==> flow/design.v (excerpt) <==
module mainModule(
		input clk, input reset,
		output [31:0] imem_addr, input [31:0] imem_data,
		output wb_alu_we, output [2:0] wb_alu_rd, output [31:0] wb_alu_data,
		output wb_mem_we, output [2:0] wb_mem_rd, output [7:0] wb_mem_data,
		output [3:0] flags
	);
clock: 6.96 ns
lec_check: 0
cap_margin: 20
cell_pad_in_sites_global_placement: 1
core_aspect_ratio: 0.5
core_margin: 9
core_utilization: 65
cts_cluster_diameter: 327
cts_cluster_size: 90
hold_slack_margin: 0.28
min_routing_layer: met1
place_density: 0.39
setup_slack_margin: 0.82
slew_margin: 20
tns_end_percent: 20
run.sh (not shown) runs the stock make flow with config.mk's settings and CLKGATE_MAP_FILE=.
The starting point died in 3_1_place_gp_skip_io, error GPL-0301.
Change:
Settings changed: CELL_PAD_IN_SITES_GLOBAL_PLACEMENT 1 to not set, CORE_ASPECT_RATIO 0.5 to not set, CORE_MARGIN 9 to 2, CORE_UTILIZATION 65 to 47, CTS_CLUSTER_DIAMETER 327 to not set, CTS_CLUSTER_SIZE 90 to not set, HOLD_SLACK_MARGIN 0.28 to not set, MIN_ROUTING_LAYER met1 to not set, PLACE_DENSITY 0.39 to 0.6, SETUP_SLACK_MARGIN 0.82 to not set, TNS_END_PERCENT 20 to not set.
Clock period 6.96 ns to 8.25 ns, I/O delays scaled along.
This time the run completed without violations.
Die size increases by about 21%.
Synthesized area does not change.
Synthesized cell count is unchanged.
Change:
Settings changed: CORE_UTILIZATION 47 to 70, CTS_CLUSTER_SIZE set to 31, PLACE_DENSITY 0.6 to not set.
Clock period 8.25 ns to 5.87 ns, I/O delays scaled along.
Outcome:
- Now the flow reached the layout checks and failed them: negative setup slack
- via count went up by 6.5%
- total power went up by 42%
- utilization is higher by 27 points
- first-iteration DRC count increases by 40%
Change:
Settings changed: CTS_CLUSTER_SIZE 31 to not set, SETUP_SLACK_MARGIN set to -0.27.
Clock period 5.87 ns to 4.64 ns, I/O delays scaled along.
The changed run produced a layout that fails on negative setup slack.
Via count is higher by 6.4%.
Worst setup slack degrades by 1.2 ns.
Sequential power is higher by 26%.
Change:
Settings changed: ABC_AREA set to 1, CTS_CLUSTER_SIZE set to 16, HOLD_SLACK_MARGIN set to 0.29, PLACE_DENSITY_LB_ADDON set to 0.29, SETUP_SLACK_MARGIN -0.27 to 1.31.
The new run finished but fails on negative setup slack.
Power decreases by 24%.
Sequential share of layout area increases by 0.85 points.
Non-clock buffer count decreases by 266.
Critical path depth increases by 8.
Setup slack gets better by 1.3 ns.
Design area decreases by 2.6%.
Sequential cell count stays the same.

* * *

mainModule again, from the RTL that the note above started with.
export LEC_CHECK = 0
export CAP_MARGIN = 20
export CORE_MARGIN = 2
export CORE_UTILIZATION = 30
export CTS_CLUSTER_DIAMETER = 310
export SLEW_MARGIN = 20
create_clock -name core_clock -period 10.0 [get_ports {clk}]
Next try:
- CORE_UTILIZATION: 30 -> 60
- CTS_CLUSTER_DIAMETER: 310 -> unset
- PLACE_DENSITY: unset -> 0.6
- clock period: 10.0 -> 6.5 ns (I/O delays scaled with it)
Result: Flip-flop count stays the same. Via count grows by 2.8%. Wire length shrinks by 5.1%. Worst hold slack hardly moves. Worst setup slack loses 1.4 ns. Non-clock buffer count grows by 67. Utilization grows by 34 points. Fmax grows by 33%. Register-to-register slack loses 1.4 ns. Final cell count shrinks by 12%. Synthesized cell count does not change.
Next try:
- CORE_UTILIZATION: 60 -> 40
- clock period: 6.5 -> 8.25 ns (I/O delays scaled with it)
- The changed run completed without violations
- cell area drops by 1.1%
- wire length came out higher by 5.4%
- setup slack improves by 0.32 ns
- first-iteration DRC count drops by 12%
- flip-flop count does not change
- total power goes down by 23%
- utilization fell by 23 points
Next try:
- CORE_UTILIZATION: 40 -> 37
- clock period: 8.25 -> 11.1 ns (I/O delays scaled with it)
After rerunning: Utilization shrinks by 3.0 points; worst setup slack is better by 2.2 ns; die size grows by 8.0%; global-route usage shrinks by 2.1 points; via count grows by 0.62%; power shrinks by 24%; sequential power shrinks by 27%.
Next try:
- CORE_UTILIZATION: 37 -> 40
- clock period: 11.1 -> 11.5 ns (I/O delays scaled with it)
What happened:
- The changed run produced a clean layout
- area after synthesis is unchanged
- non-clock buffer count went down by 6
- global-route usage went up by 1.8 points
- routed wire length went down by 1.5%
- setup slack improved by 0.48 ns
- worst hold slack improved by 0.0061 ns
- clock power went down by 12%
- utilization went up by 2.8 points
- design area went down by 1.1%

* * *

Starting RTL as in the previous note.
Design mainModule, start of the top module:
module mainModule(
		input clk, input reset,
		output [31:0] imem_addr, input [31:0] imem_data,
		output wb_alu_we, output [2:0] wb_alu_rd, output [31:0] wb_alu_data,
		output wb_mem_we, output [2:0] wb_mem_rd, output [7:0] wb_mem_data,
		output [3:0] flags
	);
	wire IF_flush, ID_flush, EX_flush; 
	wire pcWrite, p1_pipeline_regWrite;
	wire p2_pipeline_regWrite, p2_pipeline_stall;
	wire hu_pcWrite, hu_p1_regWrite, hu_stall;
	wire p3_pipeline_regWrite = 1'b1;
	wire [1:0]  f_mem_reg_rn_sel, f_alu_reg_rm_sel, f_alu_reg_rn_sel;	 
	wire [1:0] f_mem_reg_rd_sel;
	wire f_memStage_mem_rd_sel;
	wire [31:0] p2_pc_branchTarget, pc_jumpTarget; 
	wire [1:0] pcSrc;
	wire [15:0] p1_aluInstr, p1_memInstr;  
	wire [31:0] p1_pc_plus4;
	IFStage the_IFStage(
		clk, reset, p1_pipeline_regWrite, IF_flush, 
		pcWrite, 	p2_pc_branchTarget, pc_jumpTarget, 
		pcSrc,  
		p1_aluInstr, p1_memInstr, p1_pc_plus4,
  ...
clock: 7.38 ns
lec_check: 0
cap_margin: 20
core_margin: 2
core_utilization: 64
setup_slack_margin: 1.98
slew_margin: 20
Edit:
CORE_UTILIZATION = 40   (was 64)
PLACE_DENSITY = 0.6   (was default)
SETUP_SLACK_MARGIN = default   (was 1.98)
clock period = 10.0 ns   (was 7.38 ns; I/O delays follow)
The changed run completed without violations.
Total power fell by a quarter to a third.
Cell area fell slightly.
Setup slack gets better by 0.64 ns.
Edit:
CORE_UTILIZATION = 55   (was 40)
PLACE_DENSITY = default   (was 0.6)
clock period = 4.58 ns   (was 10.0 ns; I/O delays follow)
With this change the flow reached the layout checks and failed them: setup timing. Final area grows by 9.9%. Clock skew shrinks by 0.017 ns. Register-to-register slack gets worse by 3.4 ns. Non-clock buffer count grows by 403. Sequential power grows by 120%. Global-route usage grows by 11 points. Via count grows by 5.5%. Power grows by 130%. Fmax grows by 34%. Flip-flop count does not change. Die area shrinks by 27%.
Edit:
CORE_UTILIZATION = 72   (was 55)
PLACE_DENSITY = 0.66   (was default)
clock period = 5.78 ns   (was 4.58 ns; I/O delays follow)
The new run produced a layout that fails on setup timing.
Global-route usage is higher by 12 points.
Worst setup slack is better by 1.0 ns.
Sequential share of layout area rose by 1.9 points.
Edit:
CORE_UTILIZATION = 59   (was 72)
PLACE_DENSITY = default   (was 0.66)
clock period = 4.58 ns   (was 5.78 ns; I/O delays follow)
After rerunning: The new run completed, yet does not pass: setup timing; synthesized cell count does not change; register-to-register slack is worse by 0.95 ns; setup slack is worse by 0.95 ns; cell area rose by a few percent; clock power rose by a quarter to a third.
Edit:
CELL_PAD_IN_SITES_GLOBAL_PLACEMENT = 0   (was default)
CORE_UTILIZATION = 72   (was 59)
CTS_CLUSTER_DIAMETER = 177   (was default)
HOLD_SLACK_MARGIN = -0.08   (was default)
MAX_ROUTING_LAYER = met4   (was default)
MIN_ROUTING_LAYER = met1   (was default)
PLACE_DENSITY = 0.64   (was default)
SETUP_SLACK_MARGIN = -0.36   (was default)
The new run ran to the end with violations: setup timing.
Die size drops by 18%.
Wire length climbs by 2.9%.
Power drops by 2.3%.
Clock skew climbs by 0.0094 ns.
Count of clock-buffer cells in the layout drops by 5.
Synthesized cell count does not change.
Via count climbs by 7.0%.
Final area drops by 2.4%.
Flip-flop count is unchanged.
Fmax drops by 0.61%.
Synthesized area is unchanged.

* * *

Starting RTL as in the previous note.
export LEC_CHECK = 0
export CAP_MARGIN = 0
export CELL_PAD_IN_SITES_GLOBAL_PLACEMENT = 1
export CORE_MARGIN = 2
export CORE_UTILIZATION = 59
export CTS_CLUSTER_SIZE = 78
export GPL_TIMING_DRIVEN = 1
export MAX_ROUTING_LAYER = met4
export PLACE_DENSITY = 0.8
export SLEW_MARGIN = 20
create_clock -name core_clock -period 8.06 [get_ports {clk}]
Rerun with:
Settings changed: CAP_MARGIN 0 to 20, CELL_PAD_IN_SITES_GLOBAL_PLACEMENT 1 to default, CORE_UTILIZATION 59 to 70, CTS_CLUSTER_SIZE 78 to 31, GPL_TIMING_DRIVEN 1 to default, PLACE_DENSITY 0.8 to default, SETUP_SLACK_MARGIN from default to 1.15.
Clock period 8.06 ns to 4.58 ns, I/O delays scaled along.
Effect: This time the run completed and failed the layout checks on negative setup slack. Count of clock-buffer cells in the layout stays the same. Synthesized area does not change. Final area grows by 13%.
Rerun with:
Settings changed: CTS_CLUSTER_SIZE 31 to 37, MAX_ROUTING_LAYER met4 to default, PLACE_DENSITY from default to 0.6, SETUP_SLACK_MARGIN 1.15 to default.
Clock period 4.58 ns to 5.0 ns, I/O delays scaled along.
The new run produced a layout that fails on negative setup slack.
Cell area goes down by 3.0%.
Routed wire length goes down by about 7%.
Register-to-register slack gains 210 ps.
First-iteration DRC count goes down by about 20%.
Non-clock buffer count goes down by 71.
Total power goes down by 12%.
Fmax goes down by 3.2%.

* * *

Setup of build 79:
Starting RTL as in the previous note.
clock: 2.66 ns
lec_check: 0
cap_margin: 20
cell_pad_in_sites_global_placement: 0
core_aspect_ratio: 0.98
core_margin: 2
core_utilization: 58
cts_cluster_diameter: 245
min_routing_layer: met1
place_density: 0.64
setup_slack_margin: 0.7
slew_margin: 20
tns_end_percent: 15
No crash in build 79: every stage finished, but the layout fails its final checks due to setup timing.
Input changes introduced in build 92 (baseline for comparison: build 79):
Settings: TNS_END_PERCENT removed (was 15); CORE_UTILIZATION changed from 58 to 72; CORE_ASPECT_RATIO removed (was 0.98); MAX_ROUTING_LAYER newly set to met4; SETUP_SLACK_MARGIN changed from 0.7 to -0.36; the clock period (ns, I/O delays scaled along) changed from 2.66 to 4.58.
Findings:
Build 92 ends up with a number of antenna violations at the first check in global routing that is 7 higher than in build 79. Total power (higher): build 79. Final non-filler cell area for build 92 is lower than for build 79. Build 92 had finished all stages when the layout checks came back failing, citing setup timing. Re actual slew at the worst max-slew pin: build 79 was lower than build 92. For synthesized cell count, build 79 and build 92 come out practically identical. Compared with build 79, in build 92 fraction of the cycle the final worst path needs lost 100 points, register-to-register slack up 2.08 ns, minimum setup slack in the final design picked up an extra 2.08 ns.
The following lists how build 13 was set up differently from build 92:
Settings: CAP_MARGIN now 15, was 20; CORE_ASPECT_RATIO now 0.9, previously not set; CORE_UTILIZATION now 58, was 72; TNS_END_PERCENT now 15, previously not set; MAX_ROUTING_LAYER no longer set, was met4; SETUP_SLACK_MARGIN no longer set, was -0.36; the clock period (ns, I/O delays scaled along) now 2.66, was 4.58.
- In build 13 the implementation completed, yet the final layout does not meet the checks, the culprit being setup timing.
- Higher routability-driven placement congestion ratio among build 13 and build 92: build 92
- Changes observed in build 13 relative to build 92: total number of vias now sits lower; routed wire length now smaller.
What build 68 does differently from build 13 at the input level:
Settings: swapping 15 for 35 in CAP_MARGIN; swapping 58 for 67 in CORE_UTILIZATION; clearing CORE_ASPECT_RATIO, which used to be 0.9; swapping 0 for 3 in CELL_PAD_IN_SITES_GLOBAL_PLACEMENT; clearing TNS_END_PERCENT, which used to be 15; putting CTS_CLUSTER_SIZE at 19 where nothing was set; swapping 2.66 for 10.2 in the clock period (ns, I/O delays scaled along).
Results
Fraction of synthesized area in multiplexers came out exactly the same in build 68 and build 13. Build 68 vs build 13: die size down by more than 10%. Status: build 68 FAILED at 3_1_place_gp_skip_io (tool error). Synthesized netlist net count came out exactly the same in build 68 and build 13. Relative to build 13, core outline area decreased by 0.0074 mm² in build 68. Compared with build 13, in build 68 number of distinct library cells after synthesis flat, die span in y down 1.9%, share of the core filled by cells before placement up 8.7 points.
Setup changes, build 68 to build 67
Settings: swapping 35 for 20 in CAP_MARGIN; swapping 67 for 53 in CORE_UTILIZATION; putting TNS_END_PERCENT at 15 where nothing was set; swapping 3 for 0 in CELL_PAD_IN_SITES_GLOBAL_PLACEMENT; clearing CTS_CLUSTER_SIZE, which used to be 19; swapping 10.2 for 2.66 in the clock period (ns, I/O delays scaled along).
### Flow results
- Layout checks on build 67: not met. Flow itself completed; violations: setup timing.
- Build 68 -> build 67: cell row count increased by more than 10%
- Comparing build 68 against build 67, there is no change at all in simple logic cell fraction of the synthesized area.
- Looking at core region area, build 67 sits above build 68.
- Cell area after synthesis: build 68 vs build 67 identical
- Height of the die was lower in build 68 than in build 67.
- Cmp build 67 vs build 68: starting utilization of the core area lower in build 67
- Build 67 -> build 68: number of library cell types mapped by synthesis delta 0, exact match
- Area of the die (build 67 vs. build 68) increases by more than a quarter

* * *

mainModule again, from the RTL that the note above started with.
## mainModule
module mainModule(
		input clk, input reset,
		output [31:0] imem_addr, input [31:0] imem_data,
		output wb_alu_we, output [2:0] wb_alu_rd, output [31:0] wb_alu_data,
		output wb_mem_we, output [2:0] wb_mem_rd, output [7:0] wb_mem_data,
		output [3:0] flags
	);
export LEC_CHECK = 0
export ABC_AREA = 1
export CAP_MARGIN = 20
export CORE_MARGIN = 2
export CORE_UTILIZATION = 72
export CTS_CLUSTER_DIAMETER = 352
export CTS_CLUSTER_SIZE = 100
export PLACE_DENSITY = 0.41
export SETUP_SLACK_MARGIN = 1.0
export SLEW_MARGIN = 20
create_clock -name core_clock -period 3.31 [get_ports {clk}]
The first run aborted during 5_1_grt.
Change:
Settings changed: ABC_AREA 1 to not set, CORE_UTILIZATION 72 to 66, CTS_CLUSTER_DIAMETER 352 to not set, CTS_CLUSTER_SIZE 100 to not set, PLACE_DENSITY 0.41 to 0.6, SETUP_SLACK_MARGIN 1.0 to not set.
Clock period 3.31 ns to 5.92 ns, I/O delays scaled along.
This time the run finished but failed the layout checks on negative setup slack. Synthesized area went down by 0.70%. Die area went up by 8.2%. Synthesized cell count went down by 9.6%.
Change:
Settings changed: CORE_UTILIZATION 66 to 72, CTS_CLUSTER_SIZE set to 14, SETUP_SLACK_MARGIN set to 0.5.
The new run reached the layout checks and failed them: negative setup slack. Combinational power grows by about 2%. Wire length grows by 1.4%. First-iteration DRC count grows by 39%. Sequential power grows by about 2%. Maximum frequency shrinks by 3.0%.
Change:
Settings changed: CTS_CLUSTER_SIZE 14 to 31, PLACE_DENSITY 0.6 to not set, PLACE_DENSITY_LB_ADDON set to 0.0, SETUP_SLACK_MARGIN 0.5 to 1.7.
=> The changed run reached the layout checks and failed them: negative setup slack; die size is unchanged; maximum frequency stays flat; design area climbs by 2.5%; setup slack improves by 9.0 ps; flip-flop count stays the same; synthesized cell count does not change; power climbs by 1.3%; sequential share of layout area drops by 0.76 points.
Change:
Settings changed: PLACE_DENSITY_LB_ADDON 0.0 to not set, SETUP_SLACK_MARGIN 1.7 to -0.4.
Clock period 5.92 ns to 5.17 ns, I/O delays scaled along.
Result: The changed run reached the layout checks and failed them: negative setup slack; cell count rises by 1.4%; via count goes up by 0.31%; non-clock buffer count rises by 68.
Change:
Settings changed: MAX_ROUTING_LAYER set to met4, SETUP_SLACK_MARGIN -0.4 to 0.67.
Result: The new run completed and failed the layout checks on negative setup slack. Sequential power stays flat. Power grows by 3.1%. Clock-buffer cell count shrinks by 6. Combinational power grows by 9.3%. Final area grows by 3.9%. Cell count grows by 1.3%. Die size does not change. Worst setup slack is worse by 100 ps. Critical path depth grows by 6. Hold slack is worse by 3.4 ps. Routed wire length grows by 7.2%.
Power and IR drop assume default switching activity.
